== wip/fjord ==
// calc_mvd_cost
module calc_mvd_cost (
    input                       ap_clk,
    input                       ap_rst,
    input                       ap_start,
    input                       ap_ce,
    output logic                ap_done,
    output logic                ap_ready,
    output logic                ap_idle,
    input        [31:0]         x,
    input        [31:0]         y,
    input        [31:0]         mv_shift,
    input        [15:0]         mv_cand_0,
    input        [15:0]         mv_cand_1,
    input        [15:0]         mv_cand_2,
    input        [15:0]         mv_cand_3,
    output logic [63:0]         bitcost,
    output logic                bitcost_ap_vld,
    input        [63:0]         lambda_sqrt_integer_int64,
    input        [63:0]         lambda_sqrt_decimal_int64,
    output logic [63:0]         mvd_cost_int64,
    output logic                mvd_cost_int64_ap_vld
);
For scale: roughly 5500 cells after synthesis, about 460 flip-flops, roughly 51000 µm² of cells after synthesis.
clock: 5.29 ns
lec_check: 0
cap_margin: 20
core_aspect_ratio: 0.99
core_margin: 2
core_utilization: 72
cts_cluster_diameter: 141
cts_cluster_size: 36
gpl_routability_driven: 0
gpl_timing_driven: 1
hold_slack_margin: -0.1
setup_slack_margin: 1.59
slew_margin: 15
tns_end_percent: 5
run.sh (not shown) runs the stock make flow with config.mk's settings and CLKGATE_MAP_FILE=.
wip/fjord did not make it past global routing (5_1_grt), where a tool error ended it.
What wip/lagoon does differently from wip/fjord at the input level:
==> flow/config.mk <==
export PLATFORM = sky130hd
export DESIGN_NAME = calc_mvd_cost
export DESIGN_NICKNAME = calc_mvd_cost
export VERILOG_FILES = /design/flow/design.v
export SDC_FILE = /design/flow/constraint.sdc
export NUM_CORES = 4
export LEC_CHECK = 0
export ABC_AREA = 1
export CAP_MARGIN = 20
export CORE_MARGIN = 2
export CORE_UTILIZATION = 72
export CTS_CLUSTER_DIAMETER = 95
export CTS_CLUSTER_SIZE = 74
export SLEW_MARGIN = 20
==> flow/constraint.sdc <==
create_clock -name core_clock -period 5.39 [get_ports {ap_clk}]
set_input_delay 1.0780 -clock core_clock [delete_from_list [all_inputs] [get_ports {ap_clk}]]
set_output_delay 1.0780 -clock core_clock [all_outputs]
set_load 0.01 [all_outputs]
wip/lagoon did not finish; a tool error ended it in global routing (5_1_grt).
[compare] base=wip/fjord new=wip/lagoon: sequential fraction of the synthesis area went down by 0.86 points, floorplan core density went down by 0.39 points, chip area estimate from yosys synthesis went up by 2000 µm².
Die span in y (lower): wip/fjord
Measured against wip/fjord, the synthesized cell count of wip/lagoon comes out at 1.4 times the reference value.
Changes observed in wip/lagoon relative to wip/fjord: die extent in x went up by about 1.4%, mapped cell area +4.0%, number of buffers inserted during clock tree synthesis picked up an extra 3.


Starting RTL as in the previous note.
==> flow/config.mk <==
export PLATFORM = sky130hd
export DESIGN_NAME = calc_mvd_cost
export DESIGN_NICKNAME = calc_mvd_cost
export VERILOG_FILES = /design/flow/design.v
export SDC_FILE = /design/flow/constraint.sdc
export NUM_CORES = 4
export LEC_CHECK = 0
export CAP_MARGIN = 20
export CELL_PAD_IN_SITES_GLOBAL_PLACEMENT = 3
export CORE_MARGIN = 2
export CORE_UTILIZATION = 40
export CTS_CLUSTER_SIZE = 28
export GPL_ROUTABILITY_DRIVEN = 0
export GPL_TIMING_DRIVEN = 1
export MIN_ROUTING_LAYER = met1
export SETUP_SLACK_MARGIN = 0.17
export SLEW_MARGIN = 40
export TNS_END_PERCENT = 10
==> flow/constraint.sdc <==
create_clock -name core_clock -period 9.0 [get_ports {ap_clk}]
set_input_delay 1.8000 -clock core_clock [delete_from_list [all_inputs] [get_ports {ap_clk}]]
set_output_delay 1.8000 -clock core_clock [all_outputs]
set_load 0.01 [all_outputs]
Change:
==> flow/config.mk (replaced) <==
export PLATFORM = sky130hd
export DESIGN_NAME = calc_mvd_cost
export DESIGN_NICKNAME = calc_mvd_cost
export VERILOG_FILES = /design/flow/design.v
export SDC_FILE = /design/flow/constraint.sdc
export NUM_CORES = 4
export LEC_CHECK = 0
export CAP_MARGIN = 20
export CORE_MARGIN = 2
export CORE_UTILIZATION = 66
export CTS_CLUSTER_SIZE = 85
export SLEW_MARGIN = 20
==> flow/constraint.sdc (replaced) <==
create_clock -name core_clock -period 6.8 [get_ports {ap_clk}]
set_input_delay 1.3600 -clock core_clock [delete_from_list [all_inputs] [get_ports {ap_clk}]]
set_output_delay 1.3600 -clock core_clock [all_outputs]
set_load 0.01 [all_outputs]
What happened: The changed run produced a layout that fails on negative setup slack. Power increases by about 70%. Fmax increases by 12%. Combinational power increases by 86%.
Change:
--- a/flow/config.mk
+++ b/flow/config.mk
@@ -8,5 +8,4 @@
 export CAP_MARGIN = 20
 export CORE_MARGIN = 2
-export CORE_UTILIZATION = 66
-export CTS_CLUSTER_SIZE = 85
+export CORE_UTILIZATION = 40
 export SLEW_MARGIN = 20
==> flow/constraint.sdc (replaced) <==
create_clock -name core_clock -period 8.14 [get_ports {ap_clk}]
set_input_delay 1.6280 -clock core_clock [delete_from_list [all_inputs] [get_ports {ap_clk}]]
set_output_delay 1.6280 -clock core_clock [all_outputs]
set_load 0.01 [all_outputs]
Result: The new run produced a clean layout. Power went down by about 34%. Sequential power went down by 15%. Register-to-register slack improved by 0.79 ns. Via count went down by about 6.4%. Clock skew went up by 0.017 ns. Worst hold slack barely changes. Die area went up by 64%. Setup slack improved by 0.79 ns.


The RTL this note starts from:
==> flow/design.v <==
module calc_mvd_cost (
    input                       ap_clk,
    input                       ap_rst,
    input                       ap_start,
    input                       ap_ce,
    output logic                ap_done,
    output logic                ap_ready,
    output logic                ap_idle,
    input        [31:0]         x,
    input        [31:0]         y,
    input        [31:0]         mv_shift,
    input        [15:0]         mv_cand_0,
    input        [15:0]         mv_cand_1,
    input        [15:0]         mv_cand_2,
    input        [15:0]         mv_cand_3,
    output logic [63:0]         bitcost,
    output logic                bitcost_ap_vld,
    input        [63:0]         lambda_sqrt_integer_int64,
    input        [63:0]         lambda_sqrt_decimal_int64,
    output logic [63:0]         mvd_cost_int64,
    output logic                mvd_cost_int64_ap_vld
);
    localparam LAMBDA_DECIMAL_SHIFT_BITS = 14;
    localparam CTX_FRAC_BITS = 15;
    logic [31:0] x_shifted, y_shifted;
    logic [63:0] lambda_sqrt_integer_reg, lambda_sqrt_decimal_reg;
    logic [63:0] lambda_sqrt_integer_s2, lambda_sqrt_decimal_s2;
    logic [63:0] lambda_sqrt_integer_s3, lambda_sqrt_decimal_s3;
    logic [15:0] mv_cand_reg[4];
    logic [3:0] pipeline_valid;
    logic same_cand;
    logic [63:0] cand1_cost, cand2_cost;
    logic [63:0] selected_cost;
    logic [63:0] bitcost_s3;
    logic [63:0] cost_mult_lambda_int;
    logic [63:0] cost_mult_lambda_dec;
    logic ap_idle_r;
    logic ap_done_r;
    always_ff @(posedge ap_clk or posedge ap_rst) begin
        if (ap_rst) begin
            ap_idle_r <= 1'b1;
            ap_done_r <= 1'b0;
            x_shifted <= 32'b0;
            y_shifted <= 32'b0;
            lambda_sqrt_integer_reg <= 64'b0;
            lambda_sqrt_decimal_reg <= 64'b0;
            mv_cand_reg[0] <= 16'b0;
            mv_cand_reg[1] <= 16'b0;
            mv_cand_reg[2] <= 16'b0;
            mv_cand_reg[3] <= 16'b0;
            pipeline_valid[0] <= 1'b0;
            same_cand <= 1'b0;
            cand1_cost <= 64'b0;
            cand2_cost <= 64'b0;
            lambda_sqrt_integer_s2 <= 64'b0;
            lambda_sqrt_decimal_s2 <= 64'b0;
            pipeline_valid[1] <= 1'b0;
            selected_cost <= 0;
            lambda_sqrt_integer_s3 <= 64'b0;
            lambda_sqrt_decimal_s3 <= 64'b0;
            pipeline_valid[2] <= 1'b0;
            bitcost_s3 <= 64'b0;
            cost_mult_lambda_int <= 64'b0;
            cost_mult_lambda_dec <= 64'b0;
            pipeline_valid[3] <= 1'b0;
            bitcost <= 64'b0;
            bitcost_ap_vld <= 1'b0;
            mvd_cost_int64 <= 64'b0;
            mvd_cost_int64_ap_vld <= 1'b0;
        end
        else if (ap_ce) begin
            ap_idle_r <= ap_idle;
            ap_done_r <= ap_done;
            if (ap_start) begin
                x_shifted <= x << mv_shift;
                y_shifted <= y << mv_shift;
                lambda_sqrt_integer_reg <= lambda_sqrt_integer_int64;
                lambda_sqrt_decimal_reg <= lambda_sqrt_decimal_int64;
                mv_cand_reg[0] <= mv_cand_0;
                mv_cand_reg[1] <= mv_cand_1;
                mv_cand_reg[2] <= mv_cand_2;
                mv_cand_reg[3] <= mv_cand_3;
                pipeline_valid[0] <= 1'b1;
            end
            else begin
                pipeline_valid[0] <= 1'b0;
            end
            pipeline_valid[1] <= pipeline_valid[0];
            lambda_sqrt_integer_s2 <= lambda_sqrt_integer_reg;
            lambda_sqrt_decimal_s2 <= lambda_sqrt_decimal_reg;
                same_cand <= (mv_cand_reg[0] == mv_cand_reg[2]) && (mv_cand_reg[1] == mv_cand_reg[3]);
                cand1_cost <= get_mvd_coding_cost(
                    $signed(x_shifted) - $signed(mv_cand_reg[0]),
                    $signed(y_shifted) - $signed(mv_cand_reg[1])
                );
                cand2_cost <= get_mvd_coding_cost(
                    $signed(x_shifted) - $signed(mv_cand_reg[2]),
                    $signed(y_shifted) - $signed(mv_cand_reg[3])
                );
            pipeline_valid[2] <= pipeline_valid[1];
            lambda_sqrt_integer_s3 <= lambda_sqrt_integer_s2;
            lambda_sqrt_decimal_s3 <= lambda_sqrt_decimal_s2;
                if (same_cand) begin
                    selected_cost <= cand1_cost;
                end
                else begin
                    selected_cost <= (cand2_cost < cand1_cost) ? cand2_cost : cand1_cost;
                end
            pipeline_valid[3] <= pipeline_valid[2];
                bitcost_s3 <= selected_cost;
                cost_mult_lambda_int <= selected_cost * lambda_sqrt_integer_s3;
                cost_mult_lambda_dec <= selected_cost * lambda_sqrt_decimal_s3;
            bitcost_ap_vld <= pipeline_valid[3];
            mvd_cost_int64_ap_vld <= pipeline_valid[3];
                bitcost <= bitcost_s3;
                mvd_cost_int64 <= cost_mult_lambda_int + (cost_mult_lambda_dec >> LAMBDA_DECIMAL_SHIFT_BITS);
        end
    end
    assign ap_ready = 1'b1;
    assign ap_done  = mvd_cost_int64_ap_vld;
    always_comb begin
        ap_idle = ap_idle_r;
        if (ap_start && ap_ce) begin
            ap_idle = 0;
        end
        else if (ap_done_r && ap_ce) begin
            ap_idle = 1;
        end
    end
    function automatic logic [63:0] get_mvd_coding_cost(input logic signed [31:0] mvd_hor, input logic signed [31:0] mvd_ver);
        logic [63:0] bitcost_temp;
        logic [63:0] x_abs, y_abs;
        logic [63:0] Q;
        logic [63:0] a, b;
        bitcost_temp = 64'd4 << CTX_FRAC_BITS;
        x_abs = (mvd_hor < 0) ? -mvd_hor : mvd_hor;
        y_abs = (mvd_ver < 0) ? -mvd_ver : mvd_ver;
        Q = 64'd1 << CTX_FRAC_BITS;
        bitcost_temp += (x_abs == 1) ? Q : 64'b0;
        bitcost_temp += (y_abs == 1) ? Q : 64'b0;
        a = get_ep_ex_golomb_bitcost_withpow(x_abs);
        b = get_ep_ex_golomb_bitcost_withpow(y_abs);
        get_mvd_coding_cost = ((a + b + bitcost_temp) >> CTX_FRAC_BITS) << 34;
    endfunction
    function automatic logic [63:0] get_ep_ex_golomb_bitcost_withpow(input logic [63:0] symbol);
        if (symbol >= 32768)
            get_ep_ex_golomb_bitcost_withpow = 64'd983040;
        else if (symbol >= 16384)
            get_ep_ex_golomb_bitcost_withpow = 64'd917504;
        else if (symbol >= 8192)
            get_ep_ex_golomb_bitcost_withpow = 64'd851968;
        else if (symbol >= 4096)
            get_ep_ex_golomb_bitcost_withpow = 64'd786432;
        else if (symbol >= 2048)
            get_ep_ex_golomb_bitcost_withpow = 64'd720896;
        else if (symbol >= 1024)
            get_ep_ex_golomb_bitcost_withpow = 64'd655360;
        else if (symbol >= 512)
            get_ep_ex_golomb_bitcost_withpow = 64'd589824;
        else if (symbol >= 256)
            get_ep_ex_golomb_bitcost_withpow = 64'd524288;
        else if (symbol >= 128)
            get_ep_ex_golomb_bitcost_withpow = 64'd458752;
        else if (symbol >= 64)
            get_ep_ex_golomb_bitcost_withpow = 64'd393216;
        else if (symbol >= 32)
            get_ep_ex_golomb_bitcost_withpow = 64'd327680;
        else if (symbol >= 16)
            get_ep_ex_golomb_bitcost_withpow = 64'd262144;
        else if (symbol >= 8)
            get_ep_ex_golomb_bitcost_withpow = 64'd196608;
        else if (symbol >= 4)
            get_ep_ex_golomb_bitcost_withpow = 64'd131072;
        else if (symbol >= 2)
            get_ep_ex_golomb_bitcost_withpow = 64'd65536;
        else
            get_ep_ex_golomb_bitcost_withpow = 64'd0;
    endfunction
endmodule
==> flow/config.mk <==
export PLATFORM = sky130hd
export DESIGN_NAME = calc_mvd_cost
export DESIGN_NICKNAME = calc_mvd_cost
export VERILOG_FILES = /design/flow/design.v
export SDC_FILE = /design/flow/constraint.sdc
export NUM_CORES = 4
export LEC_CHECK = 0
export ABC_AREA = 1
export CAP_MARGIN = 20
export CELL_PAD_IN_SITES_DETAIL_PLACEMENT = 1
export CELL_PAD_IN_SITES_GLOBAL_PLACEMENT = 2
export CORE_ASPECT_RATIO = 1.55
export CORE_MARGIN = 5
export CORE_UTILIZATION = 58
export CTS_CLUSTER_DIAMETER = 398
export CTS_CLUSTER_SIZE = 33
export GPL_ROUTABILITY_DRIVEN = 1
export GPL_TIMING_DRIVEN = 0
export SETUP_SLACK_MARGIN = 0.43
export SLEW_MARGIN = 30
==> flow/constraint.sdc <==
create_clock -name core_clock -period 9.0 [get_ports {ap_clk}]
set_input_delay 1.8000 -clock core_clock [delete_from_list [all_inputs] [get_ports {ap_clk}]]
set_output_delay 1.8000 -clock core_clock [all_outputs]
set_load 0.01 [all_outputs]
The first run aborted during global placement without I/O, error GPL-0301.
Next try:
ABC_AREA = unset   (was 1)
CELL_PAD_IN_SITES_DETAIL_PLACEMENT = unset   (was 1)
CELL_PAD_IN_SITES_GLOBAL_PLACEMENT = unset   (was 2)
CORE_ASPECT_RATIO = unset   (was 1.55)
CORE_MARGIN = 2   (was 5)
CORE_UTILIZATION = 40   (was 58)
CTS_CLUSTER_DIAMETER = unset   (was 398)
CTS_CLUSTER_SIZE = unset   (was 33)
GPL_ROUTABILITY_DRIVEN = unset   (was 1)
HOLD_SLACK_MARGIN = 0.06   (was unset)
SETUP_SLACK_MARGIN = 0.17   (was 0.43)
SLEW_MARGIN = 40   (was 30)
Effect: Now the flow went through all stages and came out clean. Area after synthesis came out lower by a few percent. Die size went up by a quarter to a third. Synthesized cell count falls by a quarter to a third.
Next try:
CORE_UTILIZATION = 70   (was 40)
CTS_CLUSTER_SIZE = 51   (was unset)
GPL_TIMING_DRIVEN = unset   (was 0)
HOLD_SLACK_MARGIN = unset   (was 0.06)
SETUP_SLACK_MARGIN = 1.84   (was 0.17)
SLEW_MARGIN = 20   (was 40)
clock period = 6.56 ns   (was 9.0 ns; I/O delays follow)
The changed run never finished: it broke off in global routing with GRT-0232.
Die size fell by well over a third.
Synthesized cell count is unchanged.
Synthesized area does not change.
Next try:
ABC_AREA = 1   (was unset)
CORE_ASPECT_RATIO = 0.97   (was unset)
CORE_UTILIZATION = 40   (was 70)
CTS_CLUSTER_SIZE = unset   (was 51)
SETUP_SLACK_MARGIN = unset   (was 1.84)
SLEW_MARGIN = 5   (was 20)
clock period = 9.0 ns   (was 6.56 ns; I/O delays follow)
After rerunning:
- Now the flow went through all stages and came out clean
- die size rose by 81%
- synthesized cell count rose by 39%
- area after synthesis rose by 4.0%
Power and IR drop assume default switching activity.
